==> flow/design.v (excerpt) <==
module auv_top #(
    parameter integer ADDR_WIDTH = 24,
    parameter integer ROM_SIZE = 16384,
    parameter [ADDR_WIDTH-1:0] RST_VECTOR = 'h0,
    localparam integer RomSizeWords = ROM_SIZE / 4,
    localparam integer RomWidth = $clog2(RomSizeWords)
) (
    input   logic                       clk, rst_n,
    output  logic   [RomWidth-1:0]      imem_adr,
    input   logic   [31:0]              imem_dat,
    output  logic   [ADDR_WIDTH-1:0]    wb_adr_o,
    input   logic   [15:0]              wb_dat_i,
    output  logic   [15:0]              wb_dat_o,
    output  logic   [ 1:0]              wb_sel_o,
    output  logic                       wb_we_o, wb_stb_o, wb_cyc_o,
    input   logic                       wb_ack_i, wb_stall_i
);
    logic [ADDR_WIDTH-3:0] id_pc, ex_pc;
    logic [31:0] if_inst;
    logic [31:0] id_imm;
    logic [3:0] id_rs1, id_rs2, id_rd;
    logic [2:0] id_funct3;
    logic id_pop, id_alu_en, id_mem_access, id_pc_wr, id_branch, id_mem_wr;
    logic id_reg_wr, id_link;
    logic id_alu_alt, id_zba_shadd, id_zbs_bclrbext, id_zbs_binv, id_zbs_bset;
    logic id_sel_op1;
    logic id_sel_op2;
    logic [31:0] reg_rs1, reg_rs2;
    logic [ADDR_WIDTH-1:0] ex_pc_wr;
    logic [31:0] ex_reg_wr_dat;
    logic ex_jmp, ex_stall, ex_flush;
    logic ex_reg_wr;
    logic boot;
    always_ff @( posedge clk or negedge rst_n )
        if (~rst_n)
            boot <= 1;
        else
            boot <= 0;
    logic [ADDR_WIDTH-3:0] pc_wr;
    logic jmp, flush;
    assign pc_wr = boot ? RST_VECTOR[ADDR_WIDTH-1:2] : ex_pc_wr[ADDR_WIDTH-1:2];
    assign jmp = ex_jmp | boot;
    assign flush = ex_flush | boot;
    auv_fetch #(
  ...
Size: roughly 4800 cells after synthesis, roughly 690 flip-flops.
export LEC_CHECK = 0
export CAP_MARGIN = 30
export CORE_MARGIN = 2
export CORE_UTILIZATION = 66
export GPL_TIMING_DRIVEN = 0
export HOLD_SLACK_MARGIN = 0.04
export MAX_ROUTING_LAYER = met4
export PLACE_DENSITY_LB_ADDON = 0.06
export SLEW_MARGIN = 25
export TNS_END_PERCENT = 60
create_clock -name core_clock -period 8.26 [get_ports {clk}]
run.sh (not shown) runs the stock make flow with config.mk's settings and CLKGATE_MAP_FILE=.
The first run failed in global routing (5_1_grt) on GRT-0116.
Next try:
Settings changed: CAP_MARGIN 30 to 20, CORE_UTILIZATION 66 to 35, GPL_TIMING_DRIVEN 0 to default, HOLD_SLACK_MARGIN 0.04 to default, MAX_ROUTING_LAYER met4 to default, PLACE_DENSITY_LB_ADDON 0.06 to default, SLEW_MARGIN 25 to 20, TNS_END_PERCENT 60 to default.
Clock period 8.26 ns to 12.9 ns, I/O delays scaled along.
=>
- The new run went through all stages and came out clean
- synthesized cell count is unchanged
- die area climbs by 87%
- synthesized area is unchanged
Next try:
Settings changed: CORE_UTILIZATION 35 to 57, MAX_ROUTING_LAYER from default to met4, SETUP_SLACK_MARGIN from default to 1.65, TNS_END_PERCENT from default to 5.
Clock period 12.9 ns to 6.5 ns, I/O delays scaled along.
The changed run died in global routing (5_1_grt).
Die size went down by well over a third.
Area after synthesis is unchanged.
Synthesized cell count stays the same.

========
Starting RTL as in the previous note.
clock: 11.8 ns
lec_check: 0
abc_area: 1
cap_margin: 30
core_aspect_ratio: 0.73
core_margin: 5
core_utilization: 66
gpl_timing_driven: 0
max_routing_layer: met4
min_routing_layer: met2
place_density_lb_addon: 0.11
setup_slack_margin: 2.88
slew_margin: 25
tns_end_percent: 80
The starting point aborted during global routing (5_1_grt) on GRT-0116.
Next try:
- ABC_AREA: 1 -> unset
- CAP_MARGIN: 30 -> 20
- CORE_ASPECT_RATIO: 0.73 -> unset
- CORE_MARGIN: 5 -> 2
- CORE_UTILIZATION: 66 -> 52
- GPL_TIMING_DRIVEN: 0 -> unset
- MAX_ROUTING_LAYER: met4 -> unset
- MIN_ROUTING_LAYER: met2 -> unset
- PLACE_DENSITY_LB_ADDON: 0.11 -> unset
- SETUP_SLACK_MARGIN: 2.88 -> unset
- SLEW_MARGIN: 25 -> 20
- TNS_END_PERCENT: 80 -> unset
- clock period: 11.8 -> 6.5 ns (I/O delays scaled with it)
Result: This time the run reached the layout checks and failed them: negative setup slack. Synthesized cell count decreases by 35%. Die area came out higher by 12%. Area after synthesis went down by 7.3%.

========
== wip/harbor ==
Starting RTL as in the previous note.
clock: 14.3 ns
lec_check: 0
cap_margin: 20
core_aspect_ratio: 0.91
core_margin: 3
core_utilization: 72
cts_cluster_size: 45
place_density: 0.35
setup_slack_margin: 4.06
slew_margin: 15
Flow for wip/harbor halted at global routing, error code ODB-0269.
The following lists how wip/maple was set up differently from wip/harbor:
- changing SLEW_MARGIN from 15 to 20
- removing SETUP_SLACK_MARGIN (formerly 4.06)
- removing PLACE_DENSITY (formerly 0.35)
- removing CORE_ASPECT_RATIO (formerly 0.91)
- changing CORE_UTILIZATION from 72 to 40
- removing CTS_CLUSTER_SIZE (formerly 45)
- changing CORE_MARGIN from 3 to 2
- changing the clock period (ns, I/O delays scaled along) from 14.3 to 8.34
## What came out
- Although wip/maple finished all stages, its layout failed final checks on max-slew violations, negative setup slack.
- Looking at count of standard-cell rows, wip/maple sits 42% higher than wip/harbor does.
- Note that the width of the die recorded for wip/harbor amounts to 0.79 times the value seen in wip/maple.
- Between wip/maple and wip/harbor, the difference in count of distinct cell types in the synthesized netlist is negligible.
Edits applied to the flow inputs when going from wip/maple to wip/ember:
- swapping 8.34 for 11.6 in the clock period (ns, I/O delays scaled along)
Findings:
wip/ember | status: complete | timing, DRC, antenna: pass. Areal power density over the cells delta for wip/ember relative to wip/maple: 28% lower. Min sequential share of cell area across wip/maple and wip/ember: wip/maple. The area used by multi-input combinational logic of wip/maple and that of wip/ember are within noise of each other. Number of gates given a new drive strength after cts in wip/ember vs wip/maple: down 3.

========
Setup of job 1122:
Starting RTL as in the previous note.
==> flow/design.v (excerpt) <==
module auv_top #(
    parameter integer ADDR_WIDTH = 24,
    parameter integer ROM_SIZE = 16384,
    parameter [ADDR_WIDTH-1:0] RST_VECTOR = 'h0,
    localparam integer RomSizeWords = ROM_SIZE / 4,
    localparam integer RomWidth = $clog2(RomSizeWords)
) (
    input   logic                       clk, rst_n,
    output  logic   [RomWidth-1:0]      imem_adr,
    input   logic   [31:0]              imem_dat,
    output  logic   [ADDR_WIDTH-1:0]    wb_adr_o,
    input   logic   [15:0]              wb_dat_i,
    output  logic   [15:0]              wb_dat_o,
    output  logic   [ 1:0]              wb_sel_o,
    output  logic                       wb_we_o, wb_stb_o, wb_cyc_o,
    input   logic                       wb_ack_i, wb_stall_i
);
clock: 11.6 ns
lec_check: 0
cap_margin: 20
core_margin: 2
core_utilization: 54
slew_margin: 20
The inputs of job 211 differ from those of job 1122 as listed below.
- CORE_UTILIZATION changed from 54 to 62
- SETUP_SLACK_MARGIN newly set to 1.35
- the clock period (ns, I/O delays scaled along) changed from 11.6 to 9.54
==> results <==
Comparing job 211 against job 1122, there is no change at all in simple logic cell fraction of the synthesized area. Total placed instance area, job 211 vs job 1122: up slightly. Per the comparison of job 211 with job 1122, effective utilization at floorplan grew by 8.6 points; post-synthesis adder-cell area fraction did not really move. Compared with job 1122, in job 211 height of the die decreased about 6.6%, worst setup timing slack at the placement stage decreased 1.24 ns, die area decreased about 13%. Comparing job 1122 and job 211, the higher number of buffers added for setup after CTS is on job 211. For job 211, the flow was terminated by a tool error in global routing (5_1_grt) and produced no final design. Looking at number of resized instances in the post-cts repair step across job 1122 and job 211, the one that comes out higher is job 211. Post-DP HPWL on job 211 is behind job 1122.
Changes in job 8879 relative to job 211:
- SETUP_SLACK_MARGIN removed (was 1.35)
- CORE_UTILIZATION changed from 62 to 40
- the clock period (ns, I/O delays scaled along) changed from 9.54 to 12.0
Notes after the runs:
No stage failed in job 8879, and the final checks on the layout all came back clean.
Per the comparison of job 8879 with job 211, number of gates resized after CTS down 49; buffer count from post-CTS setup fixing down 19; cell area after placement up 540 um^2.
From job 211 to job 8879 the numbers moved as follows: die area went up by 43000 um^2, worst setup slack after placement increased 0.94 ns, number of distinct library cells after synthesis saw little to no change, effective utilization at floorplan down 22 points, die height grew by 24%.
Input-level comparison between job 1536 and job 8879:
- a change of SLEW_MARGIN from 20 to 15
- an added CORE_ASPECT_RATIO of 0.91
- an added PLACE_DENSITY_LB_ADDON of 0.22
- a change of CORE_UTILIZATION from 40 to 72
- a change of CORE_MARGIN from 2 to 3
- an added CTS_CLUSTER_SIZE of 45
- a change of the clock period (ns, I/O delays scaled along) from 12.0 to 14.3
- Job 1536 did not make it past global routing (5_1_grt), where a tool error ended it.
- From job 8879 to job 1536 the numbers moved as follows: placer congestion estimate rose by 0.28, fraction of the mapped netlist area in simple logic gates saw little to no change.
- Pre-CTS setup slack: job 1536 > job 8879
- Total CTS buffers (job 1536 vs. job 8879) increases slightly
- Job 1536 vs. job 8879: detailed placement HPWL has decreased; die area has decreased; post-synthesis average cell area has remained practically unchanged.
No activity file was given, so power comes from the tool's default toggle rates.
